## v6
==> flow/design.v <==
module complex_adder_subtractor #(
    parameter WIDTH=32
) (
    input [WIDTH-1:0] a,
    input [WIDTH-1:0] b,
    input addNotSub,
    output reg [WIDTH-1:0] result
);
    always @(*) begin
        if (addNotSub) begin
            result[WIDTH-1:WIDTH/2] = a[WIDTH-1:WIDTH/2] + b[WIDTH-1:WIDTH/2];
            result[WIDTH/2-1:0] = a[WIDTH/2-1:0] + b[WIDTH/2-1:0];
        end else begin
            result[WIDTH-1:WIDTH/2] = a[WIDTH-1:WIDTH/2] - b[WIDTH-1:WIDTH/2];
            result[WIDTH/2-1:0] = a[WIDTH/2-1:0] - b[WIDTH/2-1:0];
        end
    end
endmodule
module complex_multiplier #(
    parameter WIDTH=32
) (
    input [WIDTH-1:0] a,
    input [WIDTH-1:0] b,
    output [2*WIDTH-1:0] result
);
    wire signed [WIDTH-1:0] a_real = { {(WIDTH/2+1){a[WIDTH/2-1]}}, a[WIDTH/2-1:0] };
    wire signed [WIDTH-1:0] b_real = { {(WIDTH/2+1){b[WIDTH/2-1]}}, b[WIDTH/2-1:0] };
    wire signed [WIDTH-1:0] a_img = { {(WIDTH/2+1){a[WIDTH-1]}}, a[WIDTH-1:WIDTH/2] };
    wire signed [WIDTH-1:0] b_img = { {(WIDTH/2+1){b[WIDTH-1]}}, b[WIDTH-1:WIDTH/2] };
    wire signed [WIDTH-1:0] result_real = a_real * b_real - a_img * b_img;
    wire signed [WIDTH-1:0] result_img = a_real * b_img + a_img * b_real;
    assign result[WIDTH-1:0] = result_real;
    assign result[2*WIDTH-1:WIDTH] = result_img;
endmodule
module complex_mean_square (
    input wire i_clk,
    input wire i_arst,
    input wire i_en,
    input wire [2:0] i_log2_samples,
    input wire        i_valid,
    input wire [31:0] i_y,
    input wire [31:0] i_y_hat,
    output reg        o_valid,
    output reg [63:0] o_data
);
    wire [31:0] y_diff_w;
    wire [63:0] sq_diff_complex_w;
    wire        sq_diff_valid_w;
    wire [63:0] sum_res_w;
    wire [8:0]  num_samples_w = 1 << i_log2_samples;
    reg [8:0]  sample_rx_cnt_r;
    reg [8:0]  sample_proc_cnt_r;
    reg [1:0]  state_r, next_state_r;
    localparam S_IDLE      = 2'b00;
    localparam S_INIT      = 2'b01;
    localparam S_COMPUTING = 2'b10;
    localparam S_FINALIZE  = 2'b11;
    complex_adder_subtractor #(.WIDTH(32)) y_difference_module (
        .a(i_y),
        .b(i_y_hat),
        .addNotSub(1'b0),
        .result(y_diff_w)
    );
    complex_multiplier cpow_calculator (
        .a(y_diff_w),
        .b(y_diff_w),
        .result(sq_diff_complex_w)
    );
    assign sq_diff_valid_w = i_valid;
    complex_adder_subtractor #(.WIDTH(64)) square_sum (
        .a(o_data),  
        .b(sq_diff_complex_w),
        .addNotSub(1'b1),
        .result(sum_res_w)
    );
    always @(posedge i_clk or posedge i_arst) begin
        if (i_arst)
            state_r <= S_IDLE;
        else
            state_r <= next_state_r;
    end
    always @(*) begin
        next_state_r = state_r;
        case (state_r)
            S_IDLE:      if (i_en) next_state_r = S_INIT;
            S_INIT:      next_state_r = S_COMPUTING;
            S_COMPUTING: if (sample_rx_cnt_r == num_samples_w && sample_proc_cnt_r == num_samples_w)
                             next_state_r = S_FINALIZE;
            S_FINALIZE:  next_state_r = S_IDLE;
            default:     next_state_r = S_IDLE;
        endcase
    end
    always @(posedge i_clk or posedge i_arst) begin
        if (i_arst) begin
            o_valid           <= 1'b0;
            o_data            <= 64'b0;
            sample_rx_cnt_r   <= 9'b0;
            sample_proc_cnt_r <= 9'b0;
        end else begin
            o_valid <= 1'b0;  
            case (state_r)
                S_INIT: begin
                    o_data            <= 64'b0;
                    sample_rx_cnt_r   <= 9'b0;
                    sample_proc_cnt_r <= 9'b0;
                end
                S_COMPUTING: begin
                    sample_rx_cnt_r <= sample_rx_cnt_r;
                    sample_proc_cnt_r <= sample_proc_cnt_r;
                    if (i_valid && sample_rx_cnt_r < num_samples_w) begin
                        sample_rx_cnt_r <= sample_rx_cnt_r + 1;
                    end
                    if (sq_diff_valid_w && !(sample_proc_cnt_r == num_samples_w)) begin
                        sample_proc_cnt_r <= sample_proc_cnt_r + 1;
                        o_data <= sum_res_w;
                    end
                end
                S_FINALIZE: begin
					o_valid        <= 1'b1;  
					o_data[31:0]   <= $signed(o_data[31:0]) >>> i_log2_samples;
					o_data[63:32]  <= $signed(o_data[63:32]) >>> i_log2_samples;
                end
            endcase
        end
    end
endmodule
export LEC_CHECK = 0
export CAP_MARGIN = 20
export CORE_MARGIN = 2
export CORE_UTILIZATION = 63
export CTS_CLUSTER_SIZE = 15
export SLEW_MARGIN = 20
export TNS_END_PERCENT = 25
create_clock -name core_clock -period 13.5 [get_ports {i_clk}]
run.sh (not shown) runs the stock make flow with config.mk's settings and CLKGATE_MAP_FILE=.
Here is what was changed in the inputs of v7 compared with v6.
Settings: SETUP_SLACK_MARGIN newly set to 1.39; CTS_CLUSTER_SIZE removed (was 15); CELL_PAD_IN_SITES_DETAIL_PLACEMENT newly set to 2; CTS_CLUSTER_DIAMETER newly set to 77; TNS_END_PERCENT changed from 25 to 95; CORE_UTILIZATION changed from 63 to 40; CELL_PAD_IN_SITES_GLOBAL_PLACEMENT newly set to 1; MAX_ROUTING_LAYER newly set to met4; CORE_ASPECT_RATIO newly set to 1.49; GPL_TIMING_DRIVEN newly set to 0.
Notes after the runs:
- Compared with v6, v7 shows delay of the slowest cell on the worst path lower by 50 ps.
- Smallest setup slack after layout improves in v7 relative to v6.
- Measured against each other, v6 and v7 differ in area after detailed placement, the lower figure coming from v6.
- Comparing total number of tap cells for v6 and v7, the smaller number came from v6.
- Of v6 and v7, the lower share of the cycle needed by the critical path after routing belongs to v7.
- Where minimum period implied by the final worst setup slack is concerned, v6 is outperformed by v7.
- Post-detailed-route wirelength per cell (lower): v6
